==> 05-15: inputs <==
==> flow/design.v <==
module ari_unit #(parameter width =16,parameter MSB=32)  
(      input      [width-1:0] A,
       input      [width-1:0] B,
       input                  clk,
       input                  rest,
       input      [1:0]       alu_fun,
       input                  ari_EN,
       output reg [width-1:0] ari_out,  
       output reg             carry_out,
       output reg             ari_flag
       );
       reg  [width-1:0] ari_out_reg;  
 always @(posedge clk or negedge rest)  
       begin 
         if(!rest)
        ari_out <='b0;
      else
          ari_out <=ari_out_reg;
       end  
 always @(*)
      begin 
        carry_out=1'b0;
        ari_flag=1'b0;
        ari_out_reg='b0;
        if(ari_EN)
          begin
          case(alu_fun)    
          2'b00: begin
                 { carry_out,ari_out_reg}=A+B;
                  ari_flag=1'b1;
                  end 
          2'b01:begin
                {carry_out,ari_out_reg}=A-B;                  
                 ari_flag=1'b1;
                end                               
          2'b10:begin
                ari_out_reg=A*B;
                ari_flag=1'b1;
                end                                 
          2'b11:begin
                if(B=='b0)
                  ari_out_reg={width{1'b1}};  
                else
                  ari_out_reg=A/B;
                ari_flag=1'b1;
               end                   
          default: ari_out_reg='b0; 
          endcase
        end  
        else
            begin
            ari_out_reg='b0;
            end   
      end
  endmodule   
module cmp_unit #(parameter width =16)  
(      input      [width-1:0] A,
       input      [width-1:0] B,
       input                  clk,
       input                  rest,
       input      [1:0]       alu_fun,
       input                  cmp_EN,
       output reg [width-1:0] cmp_out,
       output reg             cmp_flag
       );
       reg [width-1:0]  cmp_out_reg; 
 always @(posedge clk or negedge rest)   
       begin 
         if(!rest)
        cmp_out <='b0;
      else
          cmp_out <=cmp_out_reg;
       end  
 always @(*)
      begin 
        cmp_flag=1'b0;
        cmp_out_reg=1'b0;
        if(cmp_EN)
          begin
              case(alu_fun)    
              2'b00: begin
                        cmp_out_reg='b0;
                        cmp_flag=1'b1;
                     end                                       
              2'b01:begin
                     if(A==B)
                       begin
                        cmp_out_reg='b1;
                        cmp_flag=1'b1;
                       end 
                      else
                        begin
                        cmp_out_reg='b0;
                        end
                    end
              2'b10:begin
                     if(A>B)
                       begin
                        cmp_out_reg='b10;
                        cmp_flag=1'b1;
                       end 
                      else
                        begin
                        cmp_out_reg='b0;
                        end
                    end
              2'b11:begin
                     if(A<B)
                       begin
                        cmp_out_reg='b11;
                        cmp_flag=1'b1;
                       end 
                      else
                        begin
                        cmp_out_reg='b0;
                        end
                    end
              default: cmp_out_reg='b0; 
              endcase
       end        
       else
          begin
          cmp_out_reg='b0;
          end 
      end
  endmodule   
module log_unit #(parameter width =16)  
(      input      [width-1:0] A,
       input      [width-1:0] B,
       input                  clk,
       input                  rest,
       input      [1:0]       alu_fun,
       input                  log_EN,
       output reg [width-1:0] log_out,
       output reg             log_flag
       );
       reg  [width-1:0] log_out_reg; 
 always @(posedge clk or negedge rest)   
       begin 
         if(!rest)
        log_out <=1'b0;
      else
          log_out <=log_out_reg;
       end  
 always @(*)
      begin 
        log_flag=1'b0;
        log_out_reg='b0;
        if(log_EN)
        begin  
             case(alu_fun)    
             2'b00: begin                    
                        log_out_reg=A&B;
                        log_flag=1'b1;
                    end                                     
            2'b01:begin     
                        log_out_reg=A|B;
                        log_flag=1'b1;
                   end     
            2'b10:begin                  
                        log_out_reg=~(A&B);
                        log_flag=1'b1;
                  end                    
           2'b11:begin           
                        log_out_reg=~(A|B);
                        log_flag=1'b1;
                 end                  
           default: log_out_reg='b0; 
          endcase  
        end
        else
            begin
            log_out_reg='b0;
            end
      end      
  endmodule   
module shift_unit #(parameter width =16)  
(      input      [width-1:0] A,
       input      [width-1:0] B,
       input                  clk,
       input                  rest,
       input      [1:0]       alu_fun,
       input                  shift_EN,
       output reg [(width*2)-1:0] shift_out,
       output reg             shift_flag
       );
       reg  [(width*2)-1:0]  shift_out_reg; 
 always @(posedge clk or negedge rest)   
       begin 
         if(!rest)
        shift_out <='b0;
      else
          shift_out <=shift_out_reg;
       end  
 always @(*)
      begin 
        shift_flag=1'b0;
        shift_out_reg='b0;
        if(shift_EN)
          begin
          case(alu_fun)    
              2'b00:begin              
                        shift_out_reg=A>>1;
                        shift_flag=1'b1;
                    end                                   
              2'b01:begin
                        shift_out_reg=A<<1;
                        shift_flag=1'b1;
                    end                 
              2'b10:begin
                        shift_out_reg=B>>1;
                        shift_flag=1'b1;
                    end 
              2'b11:begin   
                        shift_out_reg=B<<1;
                        shift_flag=1'b1;
                    end 
             default: shift_out_reg='b0; 
             endcase  
          end
          else
             begin
             shift_out_reg='b0;
             end
      end       
  endmodule   
module dec_unit   
(     
       input           [1:0]     alu_fun,
       output    reg             ari_EN,
       output    reg             log_EN,
       output    reg             cmp_EN,
       output    reg             shift_EN
       );
 always @(*)  
       begin 
       ari_EN=1'b0;
       log_EN=1'b0;
       cmp_EN=1'b0;
       shift_EN=1'b0;
       casex(alu_fun)
         2'b00:ari_EN=1'b1;
         2'b11:shift_EN=1'b1;
         2'b10:cmp_EN=1'b1;
         2'b01:log_EN=1'b1;
         default: begin
                   ari_EN=1'b0;
                   log_EN=1'b0;
                   cmp_EN=1'b0;
                   shift_EN=1'b0;
                  end
       endcase           
       end         
endmodule 
module ALU_TOP #(parameter wid =16,parameter MB=32)   
  (
   input  wire [wid-1:0] A,
   input  wire [wid-1:0] B,
   input  wire [3:0]     alu_fun,
   input  wire           clk,
   input  wire           rest,
   output wire  [wid-1:0]  ari_out,   
   output wire            carry_out,
   output wire            ari_flag,
   output wire  [wid-1:0] log_out,
   output wire            log_flag,
   output wire  [wid-1:0] cmp_out,
   output wire            cmp_flag,
   output wire  [wid-1:0] shift_out,
   output wire            shift_flag
   ); 
  wire  AR_EN,LO_EN,CM_EN,SH_EN; 
  wire [1:0]  ms,ls;
  assign ms=alu_fun[1:0];
  assign ls=alu_fun[3:2];
  ari_unit U_arithmatic (
  .A(A),
  .B(B),
  .clk(clk),
  .rest(rest),
  .alu_fun(ms),
  .ari_EN(AR_EN),
  .ari_out(ari_out),
  .carry_out(carry_out),
  .ari_flag(ari_flag)
  );
  cmp_unit U_compare (
  .A(A),
  .B(B),
  .clk(clk),
  .rest(rest),
  .alu_fun(ms),
  .cmp_EN(CM_EN),
  .cmp_out(cmp_out),
  .cmp_flag(cmp_flag)
  );
  log_unit U_logic (
  .A(A),
  .B(B),
  .clk(clk),
  .rest(rest),
  .alu_fun(ms),
  .log_EN(LO_EN),
  .log_out(log_out),
  .log_flag(log_flag)
  );
  shift_unit U_shift (
  .A(A),
  .B(B),
  .clk(clk),
  .rest(rest),
  .alu_fun(ms),
  .shift_EN(SH_EN),
  .shift_out(shift_out),
  .shift_flag(shift_flag)
  );
  dec_unit U_decoder (
  .alu_fun(ls),
  .cmp_EN(CM_EN),
  .ari_EN(AR_EN),
  .shift_EN(SH_EN),
  .log_EN(LO_EN)
  );
endmodule 
==> flow/run.sh <==
#!/bin/bash
# the make line also repeats each setting of config.mk as NAME=value (left out here)
make -C /OpenROAD-flow-scripts/flow DESIGN_CONFIG=/design/flow/config.mk WORK_HOME=/design/flow/orfs CLKGATE_MAP_FILE= finish
==> flow/config.mk <==
export PLATFORM = sky130hd
export DESIGN_NAME = ALU_TOP
export DESIGN_NICKNAME = ALU_TOP
export VERILOG_FILES = /design/flow/design.v
export SDC_FILE = /design/flow/constraint.sdc
export NUM_CORES = 4
export LEC_CHECK = 0
export ABC_AREA = 1
export CAP_MARGIN = 20
export CORE_ASPECT_RATIO = 1.12
export CORE_MARGIN = 6
export CORE_UTILIZATION = 49
export CTS_CLUSTER_DIAMETER = 196
export CTS_CLUSTER_SIZE = 68
export HOLD_SLACK_MARGIN = 0.25
export MAX_ROUTING_LAYER = met5
export PLACE_DENSITY = 0.5
export SETUP_SLACK_MARGIN = -0.4
export SLEW_MARGIN = 20
export TNS_END_PERCENT = 10
==> flow/constraint.sdc <==
create_clock -name core_clock -period 29.5 [get_ports {clk}]
set_input_delay 5.9000 -clock core_clock [delete_from_list [all_inputs] [get_ports {clk}]]
set_output_delay 5.9000 -clock core_clock [all_outputs]
set_load 0.01 [all_outputs]
==> 05-07 (differences from 05-15) <==
CORE_ASPECT_RATIO = 0.99   (was 1.12)
CORE_MARGIN = 2   (was 6)
CORE_UTILIZATION = 70   (was 49)
HOLD_SLACK_MARGIN = 0.06   (was 0.25)
PLACE_DENSITY = 0.62   (was 0.5)
SETUP_SLACK_MARGIN = -0.94   (was -0.4)
TNS_END_PERCENT = 90   (was 10)
==> flow_summary_export.csv <==
group,metric,value,unit
outcome,status,"no timing/DRC/antenna violations",
worst_setup_path,worst-path-max-fanout,7,
worst_setup_path,slowest_delay,510,ps
power_and_ir_drop,clock_power,0.0584,mW
layout,multi_input_comb_cells,1787,
layout,postLayoutCellArea,0.02014,sq mm
layout,area_growth,30.72,%
worst_setup_path,crit_path_top_delay_cell,"or4_1",
routing,drt_wl_total,57.61,mm
layout,nets,3025,
global_routing,grt_pass1_vias,15780,
sta,max_freq,34.87,MHz
That was 05-15.
==> flow_summary_export.csv <==
group,metric,value,unit
outcome,so.violations,"setup timing",
worst_setup_path,crit_path_top_delay_cell,"ha_1",
layout,area_growth,23.88,%
worst_setup_path,worst-path-max-fanout,8,
sta,setup_viol,2,
outcome,status,"finished with violations",
sta,max_freq,32.05,MHz
sta,setup_slack,-1700,ps
layout,multi_input_comb_cells,1788,
That was 05-07.

========
==> run a: inputs <==
Starts from the design.v that is shown in full above.
export LEC_CHECK = 0
export ABC_AREA = 1
export CAP_MARGIN = 20
export CORE_MARGIN = 2
export CORE_UTILIZATION = 68
export SETUP_SLACK_MARGIN = 2.13
export SLEW_MARGIN = 20
create_clock -name core_clock -period 8.61 [get_ports {clk}]
run.sh (not shown) runs the stock make flow with config.mk's settings and CLKGATE_MAP_FILE=.
==> inputs of run b, as changes to run a <==
- ABC_AREA: 1 -> not set
- CORE_UTILIZATION: 68 -> 40
- CTS_CLUSTER_DIAMETER: not set -> 110
- CTS_CLUSTER_SIZE: not set -> 98
- PLACE_DENSITY_LB_ADDON: not set -> 0.15
- SETUP_SLACK_MARGIN: 2.13 -> not set
==> flow/constraint.sdc (replaced) <==
create_clock -name core_clock -period 35.0 [get_ports {clk}]
set_input_delay 7.0000 -clock core_clock [delete_from_list [all_inputs] [get_ports {clk}]]
set_output_delay 7.0000 -clock core_clock [all_outputs]
set_load 0.01 [all_outputs]
==> inputs of run c, as changes to run a <==
- CORE_UTILIZATION: 68 -> 69
- CTS_CLUSTER_DIAMETER: not set -> 231
- CTS_CLUSTER_SIZE: not set -> 100
- PLACE_DENSITY: not set -> 0.43
- SETUP_SLACK_MARGIN: 2.13 -> not set
==> flow/constraint.sdc (replaced) <==
create_clock -name core_clock -period 25.7 [get_ports {clk}]
set_input_delay 5.1400 -clock core_clock [delete_from_list [all_inputs] [get_ports {clk}]]
set_output_delay 5.1400 -clock core_clock [all_outputs]
set_load 0.01 [all_outputs]
==> inputs of run d, as changes to run a <==
- ABC_AREA: 1 -> not set
- CORE_UTILIZATION: 68 -> 61
- SETUP_SLACK_MARGIN: 2.13 -> 5.0
- TNS_END_PERCENT: not set -> 5
==> flow/constraint.sdc (replaced) <==
create_clock -name core_clock -period 35.0 [get_ports {clk}]
set_input_delay 7.0000 -clock core_clock [delete_from_list [all_inputs] [get_ports {clk}]]
set_output_delay 7.0000 -clock core_clock [all_outputs]
set_load 0.01 [all_outputs]
==> impl_metrics.csv <==
group,metric,value,unit
synthesis,syn_area,15400,um^2
outcome,stop_error,"[ERROR DPL-0038] Utilization greater than 100%, impossible to legalize",
synthesis,ys_sh_xor,0.0426,
outcome,status,"stopped before the end",
synthesis,ys_sh_simple,0.297,
die,initial_core_util,0.704,
synthesis,top_cells_by_count,"564 x nand2_1, 406 x inv_1, 236 x ha_1",
outcome,lastStage,"global routing",
synthesis,ys_area,15400,um^2
That was run c.
==> impl_metrics.csv <==
group,metric,value,unit
die,initial_core_util,0.407,
synthesis,ys_sh_xor,0.0772,
synthesis,ys_sh_simple,0.190,
clock_tree,clock-root-buffer,"clkbuf_16",
sta,post-route-period-util,0.954,
synthesis,top_cells_by_count,"236 x ha_1, 197 x nor2_1, 185 x nand2_1",
synthesis,ys_area,15000,um^2
outcome,status,"no timing/DRC/antenna violations",
That was run b.
==> impl_metrics.csv <==
group,metric,value,unit
outcome,status,"stopped before the end",
synthesis,ys_sh_simple,0.297,
synthesis,top_cells_by_count,"564 x nand2_1, 406 x inv_1, 236 x ha_1",
outcome,stop_error,"[ERROR DPL-0038] Utilization greater than 100%, impossible to legalize",
die,initial_core_util,0.687,
outcome,lastStage,"clock tree synthesis",
That was run a.
==> impl_metrics.csv <==
group,metric,value,unit
outcome,status,"no timing/DRC/antenna violations",
synthesis,syn_area,15000,um^2
clock_tree,ctsHoldBuffers,0,
die,initial_core_util,0.618,
power_and_ir_drop,clk-power,50.5,uW
synthesis,top_cells_by_count,"236 x ha_1, 197 x nor2_1, 185 x nand2_1",
die,dieHeight,161,um
synthesis,ys_area,15000,um^2
drt,vias,16498,
That was run d.
Power and IR drop assume default switching activity.
